## multiple_rounds
module multiple_rounds#(parameter N = 32, parameter M= 20)(
  input clk, input rst,
  input wire [N-1:0] a,
  input wire [N-1:0] b,
  input wire [N-1:0] c,
  input wire [N-1:0] d,
  output wire [N-1:0] a_out,
  output wire [N-1:0] b_out,
  output wire [N-1:0] c_out,
  output wire [N-1:0] d_out,
  output reg ready);
For scale: ~11000 cells after synthesis, ~1400 flip-flops, ~260 I/O pins, ~110000 um^2 of cells after synthesis.
Settings: LEC_CHECK=0, CAP_MARGIN=25, CELL_PAD_IN_SITES_DETAIL_PLACEMENT=1, CORE_ASPECT_RATIO=1.92, CORE_MARGIN=7, CORE_UTILIZATION=45, CTS_CLUSTER_DIAMETER=119, GPL_ROUTABILITY_DRIVEN=0, GPL_TIMING_DRIVEN=1, PLACE_DENSITY=0.44, SETUP_SLACK_MARGIN=3.28, SLEW_MARGIN=25, TNS_END_PERCENT=5; clock period 24.2 ns.
run.sh (not shown) runs the stock make flow with config.mk's settings and CLKGATE_MAP_FILE=.
Rerun with:
Settings changed: CAP_MARGIN 25 to 20, CELL_PAD_IN_SITES_DETAIL_PLACEMENT 1 to unset, CORE_ASPECT_RATIO 1.92 to unset, CORE_MARGIN 7 to 2, CORE_UTILIZATION 45 to 72, CTS_CLUSTER_DIAMETER 119 to unset, CTS_CLUSTER_SIZE set to 52, GPL_ROUTABILITY_DRIVEN 0 to unset, GPL_TIMING_DRIVEN 1 to unset, HOLD_SLACK_MARGIN set to -0.1, PLACE_DENSITY 0.44 to unset, PLACE_DENSITY_LB_ADDON set to 0.2, SETUP_SLACK_MARGIN 3.28 to unset, SLEW_MARGIN 25 to 20, TNS_END_PERCENT 5 to unset.
Clock period 24.2 ns to 11.4 ns, I/O delays scaled along.
What happened:
- Now the flow failed in global routing (GRT-0232)
- die area shrinks by well over a third
- area after synthesis is unchanged
- synthesized cell count is unchanged

========
Starting RTL as in the previous note.
export LEC_CHECK = 0
export CAP_MARGIN = 25
export CELL_PAD_IN_SITES_DETAIL_PLACEMENT = 0
export CELL_PAD_IN_SITES_GLOBAL_PLACEMENT = 2
export CORE_ASPECT_RATIO = 0.92
export CORE_MARGIN = 8
export CORE_UTILIZATION = 54
export CTS_CLUSTER_DIAMETER = 39
export CTS_CLUSTER_SIZE = 96
export GPL_TIMING_DRIVEN = 0
export MAX_ROUTING_LAYER = met5
export PLACE_DENSITY_LB_ADDON = 0.15
export SLEW_MARGIN = 20
export TNS_END_PERCENT = 40
create_clock -name core_clock -period 20.5 [get_ports {clk}]
Next try:
==> flow/config.mk (replaced) <==
export PLATFORM = sky130hd
export DESIGN_NAME = multiple_rounds
export DESIGN_NICKNAME = multiple_rounds
export VERILOG_FILES = /design/flow/design.v
export SDC_FILE = /design/flow/constraint.sdc
export NUM_CORES = 4
export LEC_CHECK = 0
export CAP_MARGIN = 20
export CORE_MARGIN = 2
export CORE_UTILIZATION = 72
export PLACE_DENSITY_LB_ADDON = 0.2
export SETUP_SLACK_MARGIN = 2.2
export SLEW_MARGIN = 20
==> flow/constraint.sdc (replaced) <==
create_clock -name core_clock -period 14.0 [get_ports {clk}]
set_input_delay 2.8000 -clock core_clock [delete_from_list [all_inputs] [get_ports {clk}]]
set_output_delay 2.8000 -clock core_clock [all_outputs]
set_load 0.01 [all_outputs]
The changed run completed without violations.
Design area rises by about 3%.
First-iteration DRC count is higher by about 50%.
Area after synthesis is unchanged.
Utilization increases by 23 points.
Routed wire length climbs by 6.3%.
Next try:
--- a/flow/config.mk
+++ b/flow/config.mk
@@ -10,3 +10,2 @@
-export CORE_UTILIZATION = 72
-export PLACE_DENSITY_LB_ADDON = 0.2
-export SETUP_SLACK_MARGIN = 2.2
+export CORE_UTILIZATION = 45
+export PLACE_DENSITY = 0.6
==> flow/constraint.sdc (replaced) <==
create_clock -name core_clock -period 15.8 [get_ports {clk}]
set_input_delay 3.1600 -clock core_clock [delete_from_list [all_inputs] [get_ports {clk}]]
set_output_delay 3.1600 -clock core_clock [all_outputs]
set_load 0.01 [all_outputs]
Result:
- global-route usage went down by 14 points
- design area decreases by 4.0%

========
Setup of alpha:
multiple_rounds again, from the RTL that the note above started with.
make LEC_CHECK=0 CAP_MARGIN=20 CORE_MARGIN=2 CORE_UTILIZATION=62 PLACE_DENSITY=0.6 SLEW_MARGIN=20 finish   # period 15.8 ns
Edits applied to the flow inputs when going from alpha to beta:
Settings: removing PLACE_DENSITY (formerly 0.6); setting MAX_ROUTING_LAYER to met4 for the first time; changing CORE_UTILIZATION from 62 to 70; changing the clock period (ns, I/O delays scaled along) from 15.8 to 11.1.
[summary]
- The log for beta ends in global routing (5_1_grt) with error GRT-0116, so the run never completed.
- Compared with alpha, beta shows total half-perimeter wirelength after legalization and detailed placement that has gone up slightly.
- beta vs alpha on worst setup timing slack at the placement stage: beta is the lower one.
- The area of the placeable core of beta is lower than that of alpha.
- Compared with alpha, in beta global placer's final weighted congestion went up; maximum root-to-sink buffer count did not really move; die footprint went down; die extent in y went down; number of I/O port buffers did not really move.
- Going from alpha to beta, number of clock buffers inserted by TritonCTS shrank slightly.
- The placement-stage cell area in beta was higher than what alpha gave.
Inputs modified between beta and gamma:
Settings: putting HOLD_SLACK_MARGIN at 0.29 where nothing was set; swapping 20 for 25 in CAP_MARGIN; putting CORE_ASPECT_RATIO at 1.18 where nothing was set; putting CELL_PAD_IN_SITES_DETAIL_PLACEMENT at 0 where nothing was set; swapping met4 for met5 in MAX_ROUTING_LAYER; swapping 70 for 58 in CORE_UTILIZATION; putting SETUP_SLACK_MARGIN at 1.94 where nothing was set; putting GPL_TIMING_DRIVEN at 1 where nothing was set; swapping 11.1 for 12.0 in the clock period (ns, I/O delays scaled along).
[summary]
- gamma: no failed stages, no open violations at the end
- gamma against beta: number of standard-cell rows in the floorplan shows an increase of about 20%, post-synthesis instance area shows no meaningful change.
- Summary: setup slack after placement, gamma better than beta
- Vertical die dimension in gamma is 19% above beta.
Setup changes, gamma to delta
Settings: HOLD_SLACK_MARGIN now -0.01, was 0.29; PLACE_DENSITY_LB_ADDON now 0.29, previously not set; SETUP_SLACK_MARGIN now 2.23, was 1.94; CTS_CLUSTER_SIZE now 15, previously not set; CORE_UTILIZATION now 62, was 58; CTS_CLUSTER_DIAMETER now 51, previously not set; the clock period (ns, I/O delays scaled along) now 8.77, was 12.0.
The flow ended early for delta: it failed with a tool error in clock tree synthesis (4_1_cts).
delta gives less row count than gamma did.
delta against gamma: area fraction in mux cells saw little to no change, horizontal die size saw a decrease, HPWL after detailed placement saw an increase.
gamma has higher die outline height than delta.
Taking gamma as the reference, in delta area of the placeable core has decreased; chip area has decreased; pre-CTS setup slack has decreased; placer's final routability congestion estimate has increased.
